==> 10-10 <==
// ntt_16point
module ntt_16point(
    input wire clk,
    input wire rst,
    input wire start,
    input wire [111:0] data_in,
    output reg done,
    output reg [6:0] result_0,
    output reg [6:0] result_1,
    output reg [6:0] result_2,
    output reg [6:0] result_3,
    output reg [6:0] result_4,
    output reg [6:0] result_5,
    output reg [6:0] result_6,
    output reg [6:0] result_7,
    output reg [6:0] result_8,
    output reg [6:0] result_9,
    output reg [6:0] result_10,
    output reg [6:0] result_11,
    output reg [6:0] result_12,
    output reg [6:0] result_13,
    output reg [6:0] result_14,
    output reg [6:0] result_15
);
    localparam Q = 97;
    wire [6:0] omega [0:15];
    wire [6:0] input_data [0:15];
    reg [6:0] data [0:15];
    reg [3:0] stage;
    reg [4:0] i;
    reg computing;
    reg [3:0] m, k, j;
    reg [6:0] t, u, tw;
    reg [4:0] twiddle_idx;
    assign omega[0] = 1;
    assign omega[1] = 27;
    assign omega[2] = 50;
    assign omega[3] = 41;
    assign omega[4] = 96;
    assign omega[5] = 70;
    assign omega[6] = 47;
    assign omega[7] = 56;
    assign omega[8] = 1;
    assign omega[9] = 27;
    assign omega[10] = 50;
    assign omega[11] = 41;
    assign omega[12] = 96;
    assign omega[13] = 70;
    assign omega[14] = 47;
    assign omega[15] = 56;
    genvar gk;
    generate
        for (gk = 0; gk < 16; gk = gk + 1) begin : g_in
            assign input_data[gk] = data_in[7*gk +: 7];
        end
    endgenerate
    function [6:0] mod_mult;
        input [6:0] a;
        input [6:0] b;
        reg [13:0] temp;
        begin
            temp = a * b;
  ...
export LEC_CHECK = 0
export CAP_MARGIN = 20
export CORE_MARGIN = 2
export CORE_UTILIZATION = 69
export CTS_CLUSTER_DIAMETER = 354
export CTS_CLUSTER_SIZE = 94
export PLACE_DENSITY = 0.38
export SETUP_SLACK_MARGIN = 1.87
export SLEW_MARGIN = 20
export TNS_END_PERCENT = 10
create_clock -name core_clock -period 8.16 [get_ports {clk}]
run.sh (not shown) runs the stock make flow with config.mk's settings and CLKGATE_MAP_FILE=.
==> inputs of 09-19, as changes to 10-10 <==
==> flow/config.mk (replaced) <==
export PLATFORM = sky130hd
export DESIGN_NAME = ntt_16point
export DESIGN_NICKNAME = ntt_16point
export VERILOG_FILES = /design/flow/design.v
export SDC_FILE = /design/flow/constraint.sdc
export NUM_CORES = 4
export LEC_CHECK = 0
export CAP_MARGIN = 20
export CORE_MARGIN = 2
export CORE_UTILIZATION = 58
export SETUP_SLACK_MARGIN = 2.37
export SLEW_MARGIN = 20
==> flow/constraint.sdc (replaced) <==
create_clock -name core_clock -period 16.0 [get_ports {clk}]
set_input_delay 3.2000 -clock core_clock [delete_from_list [all_inputs] [get_ports {clk}]]
set_output_delay 3.2000 -clock core_clock [all_outputs]
set_load 0.01 [all_outputs]
==> inputs of 03-13, as changes to 10-10 <==
==> flow/config.mk (replaced) <==
export PLATFORM = sky130hd
export DESIGN_NAME = ntt_16point
export DESIGN_NICKNAME = ntt_16point
export VERILOG_FILES = /design/flow/design.v
export SDC_FILE = /design/flow/constraint.sdc
export NUM_CORES = 4
export LEC_CHECK = 0
export ABC_AREA = 1
export CAP_MARGIN = 20
export CORE_MARGIN = 2
export CORE_UTILIZATION = 66
export CTS_CLUSTER_DIAMETER = 216
export CTS_CLUSTER_SIZE = 95
export PLACE_DENSITY = 0.37
export SLEW_MARGIN = 20
export TNS_END_PERCENT = 5
==> flow/constraint.sdc (replaced) <==
create_clock -name core_clock -period 12.8 [get_ports {clk}]
set_input_delay 2.5600 -clock core_clock [delete_from_list [all_inputs] [get_ports {clk}]]
set_output_delay 2.5600 -clock core_clock [all_outputs]
set_load 0.01 [all_outputs]
==> inputs of 09-24, as changes to 10-10 <==
==> flow/config.mk (replaced) <==
export PLATFORM = sky130hd
export DESIGN_NAME = ntt_16point
export DESIGN_NICKNAME = ntt_16point
export VERILOG_FILES = /design/flow/design.v
export SDC_FILE = /design/flow/constraint.sdc
export NUM_CORES = 4
export LEC_CHECK = 0
export ABC_AREA = 0
export CAP_MARGIN = 20
export CELL_PAD_IN_SITES_DETAIL_PLACEMENT = 0
export CORE_MARGIN = 2
export CORE_UTILIZATION = 72
export CTS_CLUSTER_DIAMETER = 346
export CTS_CLUSTER_SIZE = 35
export GPL_ROUTABILITY_DRIVEN = 1
export PLACE_DENSITY_LB_ADDON = 0.07
export SETUP_SLACK_MARGIN = -0.74
export SLEW_MARGIN = 0
==> flow/constraint.sdc (replaced) <==
create_clock -name core_clock -period 10.1 [get_ports {clk}]
set_input_delay 2.0200 -clock core_clock [delete_from_list [all_inputs] [get_ports {clk}]]
set_output_delay 2.0200 -clock core_clock [all_outputs]
set_load 0.01 [all_outputs]
==> notes <==
- 03-13 failed in 5_1_grt. 10-10 did not get past 4_1_cts. 09-19 passed the timing, DRC and antenna checks. 09-24 never finished: it broke off in 3_5_place_dp with DPL-0033.
- In synthesized area, 09-19 and 09-24 do not differ.
- Synthesized cell count is the same in 09-19 and 10-10.
- The lowest die size belongs to 09-24, the highest to 09-19.
==> figures <==
| metric | 09-24 | 03-13 | 09-19 | 10-10 |
|---|---|---|---|---|
| Level count of the clock H-tree | - | 1 | 1 | - |
| Number of post-CTS setup repair buffers | - | 54 | 54 | - |
| HPWL after detailed placement | - | 50100 um | 44700 um | 61400 um |
| Status | stopped before the end | stopped before the end | timing/DRC/antenna clean | stopped before the end |
| Stage where the flow stopped | 3_5_place_dp | 5_1_grt | - | 4_1_cts |
| Chip area in the Yosys report | 0.0169 mm2 | 0.0171 mm2 | 0.0169 mm2 | 0.0169 mm2 |
| MUX area fraction | 10.4% | 1.17% | 10.4% | 10.4% |
| Height of the die | 157 um | 165 um | 175 um | 161 um |
| CTS Root Cell | - | sky130_fd_sc_hd__clkbuf_16 | sky130_fd_sc_hd__clkbuf_16 | - |
| Pre-CTS setup slack | - | -1580 ps | -309 ps | -8220 ps |
| Cell Area, Placed | - | 0.0222 mm2 | 0.0202 mm2 | 0.0230 mm2 |
| Buffers from clock root to sink, at most | - | 3 | 3 | - |
| Number of placement rows | 56 | 58 | 62 | 57 |
| CTS Buf Count | - | 6 | 25 | - |
| Die extent in x | 157 um | 165 um | 175 um | 161 um |
| Yosys simple share | 16.6% | 23.1% | 16.6% | 16.6% |
| Number of sinks on the clock net | - | 239 | 239 | - |

========
==> inputs of v22 <==
==> flow/design.v <==
module ntt_16point(
    input wire clk,
    input wire rst,
    input wire start,
    input wire [111:0] data_in,
    output reg done,
    output reg [6:0] result_0,
    output reg [6:0] result_1,
    output reg [6:0] result_2,
    output reg [6:0] result_3,
    output reg [6:0] result_4,
    output reg [6:0] result_5,
    output reg [6:0] result_6,
    output reg [6:0] result_7,
    output reg [6:0] result_8,
    output reg [6:0] result_9,
    output reg [6:0] result_10,
    output reg [6:0] result_11,
    output reg [6:0] result_12,
    output reg [6:0] result_13,
    output reg [6:0] result_14,
    output reg [6:0] result_15
);
    localparam Q = 97;
    wire [6:0] omega [0:15];
    wire [6:0] input_data [0:15];
    reg [6:0] data [0:15];
    reg [3:0] stage;
    reg [4:0] i;
    reg computing;
    reg [3:0] m, k, j;
    reg [6:0] t, u, tw;
    reg [4:0] twiddle_idx;
    assign omega[0] = 1;
    assign omega[1] = 27;
    assign omega[2] = 50;
    assign omega[3] = 41;
    assign omega[4] = 96;
    assign omega[5] = 70;
    assign omega[6] = 47;
    assign omega[7] = 56;
    assign omega[8] = 1;
    assign omega[9] = 27;
    assign omega[10] = 50;
    assign omega[11] = 41;
    assign omega[12] = 96;
    assign omega[13] = 70;
    assign omega[14] = 47;
    assign omega[15] = 56;
    genvar gk;
    generate
        for (gk = 0; gk < 16; gk = gk + 1) begin : g_in
            assign input_data[gk] = data_in[7*gk +: 7];
        end
    endgenerate
    function [6:0] mod_mult;
        input [6:0] a;
        input [6:0] b;
        reg [13:0] temp;
        begin
            temp = a * b;
            mod_mult = temp % Q;
        end
    endfunction
    function [6:0] mod_add;
        input [6:0] a;
        input [6:0] b;
        reg [7:0] temp;
        begin
            temp = a + b;
            if (temp >= Q)
                mod_add = temp - Q;
            else
                mod_add = temp[6:0];
        end
    endfunction
    function [6:0] mod_sub;
        input [6:0] a;
        input [6:0] b;
        reg signed [7:0] temp;
        begin
            temp = a - b;
            if (temp < 0)
                mod_sub = temp + Q;
            else
                mod_sub = temp[6:0];
        end
    endfunction
    function [3:0] bit_reverse;
        input [3:0] idx;
        begin
            bit_reverse = {idx[0], idx[1], idx[2], idx[3]};
        end
    endfunction
    always @(posedge clk) begin
        if (rst) begin
            done <= 0;
            computing <= 0;
            stage <= 0;
            i <= 0;
        end else begin
            if (start && !computing) begin
                data[0] <= input_data[bit_reverse(0)];
                data[1] <= input_data[bit_reverse(1)];
                data[2] <= input_data[bit_reverse(2)];
                data[3] <= input_data[bit_reverse(3)];
                data[4] <= input_data[bit_reverse(4)];
                data[5] <= input_data[bit_reverse(5)];
                data[6] <= input_data[bit_reverse(6)];
                data[7] <= input_data[bit_reverse(7)];
                data[8] <= input_data[bit_reverse(8)];
                data[9] <= input_data[bit_reverse(9)];
                data[10] <= input_data[bit_reverse(10)];
                data[11] <= input_data[bit_reverse(11)];
                data[12] <= input_data[bit_reverse(12)];
                data[13] <= input_data[bit_reverse(13)];
                data[14] <= input_data[bit_reverse(14)];
                data[15] <= input_data[bit_reverse(15)];
                computing <= 1;
                done <= 0;
                stage <= 0;
                i <= 0;
            end else if (computing) begin
                if (stage < 4) begin
                    if (i < 16) begin
                        m = 1 << stage;   
                        k = i >> (stage + 1);   
                        j = i & ((1 << (stage + 1)) - 1);   
                        if (j < m) begin
                            twiddle_idx = (j << (4 - stage - 1)) & 15;
                            tw = omega[twiddle_idx];
                            t = mod_mult(tw, data[i + m]);
                            u = data[i];
                            data[i] <= mod_add(u, t);
                            data[i + m] <= mod_sub(u, t);
                        end
                        i <= i + 1;
                    end else begin
                        i <= 0;
                        stage <= stage + 1;
                    end
                end else begin
                    result_0 <= data[0];
                    result_1 <= data[1];
                    result_2 <= data[2];
                    result_3 <= data[3];
                    result_4 <= data[4];
                    result_5 <= data[5];
                    result_6 <= data[6];
                    result_7 <= data[7];
                    result_8 <= data[8];
                    result_9 <= data[9];
                    result_10 <= data[10];
                    result_11 <= data[11];
                    result_12 <= data[12];
                    result_13 <= data[13];
                    result_14 <= data[14];
                    result_15 <= data[15];
                    done <= 1;
                    computing <= 0;
                end
            end
        end
    end
endmodule
==> flow/run.sh <==
#!/bin/bash
# the make line also repeats each setting of config.mk as NAME=value (left out here)
make -C /OpenROAD-flow-scripts/flow DESIGN_CONFIG=/design/flow/config.mk WORK_HOME=/design/flow/orfs CLKGATE_MAP_FILE= finish
==> flow/config.mk <==
export PLATFORM = sky130hd
export DESIGN_NAME = ntt_16point
export DESIGN_NICKNAME = ntt_16point
export VERILOG_FILES = /design/flow/design.v
export SDC_FILE = /design/flow/constraint.sdc
export NUM_CORES = 4
export LEC_CHECK = 0
export CAP_MARGIN = 25
export CORE_MARGIN = 2
export CORE_UTILIZATION = 40
export CTS_CLUSTER_SIZE = 15
export HOLD_SLACK_MARGIN = -0.03
export SLEW_MARGIN = 20
==> flow/constraint.sdc <==
create_clock -name core_clock -period 16.0 [get_ports {clk}]
set_input_delay 3.2000 -clock core_clock [delete_from_list [all_inputs] [get_ports {clk}]]
set_output_delay 3.2000 -clock core_clock [all_outputs]
set_load 0.01 [all_outputs]
==> inputs of v21, as changes to v22 <==
==> flow/config.mk (replaced) <==
export PLATFORM = sky130hd
export DESIGN_NAME = ntt_16point
export DESIGN_NICKNAME = ntt_16point
export VERILOG_FILES = /design/flow/design.v
export SDC_FILE = /design/flow/constraint.sdc
export NUM_CORES = 4
export LEC_CHECK = 0
export ABC_AREA = 1
export CAP_MARGIN = 40
export CELL_PAD_IN_SITES_DETAIL_PLACEMENT = 0
export CORE_MARGIN = 2
export CORE_UTILIZATION = 72
export CTS_CLUSTER_DIAMETER = 346
export CTS_CLUSTER_SIZE = 15
export GPL_ROUTABILITY_DRIVEN = 1
export HOLD_SLACK_MARGIN = 0.3
export PLACE_DENSITY_LB_ADDON = 0.01
export SETUP_SLACK_MARGIN = 2.87
export SLEW_MARGIN = 0
==> flow/constraint.sdc (replaced) <==
create_clock -name core_clock -period 10.1 [get_ports {clk}]
set_input_delay 2.0200 -clock core_clock [delete_from_list [all_inputs] [get_ports {clk}]]
set_output_delay 2.0200 -clock core_clock [all_outputs]
set_load 0.01 [all_outputs]
==> inputs of v9, as changes to v22 <==
--- a/flow/config.mk
+++ b/flow/config.mk
@@ -5,9 +5,11 @@
 export SDC_FILE = /design/flow/constraint.sdc
 export NUM_CORES = 4
 export LEC_CHECK = 0
+export ABC_AREA = 1
 export CAP_MARGIN = 25
 export CORE_MARGIN = 2
-export CORE_UTILIZATION = 40
+export CORE_UTILIZATION = 16
 export CTS_CLUSTER_SIZE = 15
 export HOLD_SLACK_MARGIN = -0.03
+export SETUP_SLACK_MARGIN = 2.36
 export SLEW_MARGIN = 20
==> reports/qor.txt <==
status: complete, no violations
GR Layer Usage met1: 36.5%
worst skew pair latency: 0.55 ns
non-clk buf share: 15.3%
end of the critical path: data[10][6]
# the run above: v22

==> reports/qor.txt <==
yosys aoi share: 15.8%
Post-Syn Instances: 2080
XOR/XNOR share of the synthesized area: 2.66%
status: stopped before the end
Pre-Place Util: 72.9%
Halt Reason: [ERROR DPL-0033] detailed placement checks failed during check placement.
Stopped at: detailed placement (3_5_place_dp)
# the run above: v21

==> reports/qor.txt <==
status: complete, no violations
end of the critical path: data[15][4]
GR Layer Usage met1: 18.0%
worst skew pair latency: 0.56 ns
# the run above: v9

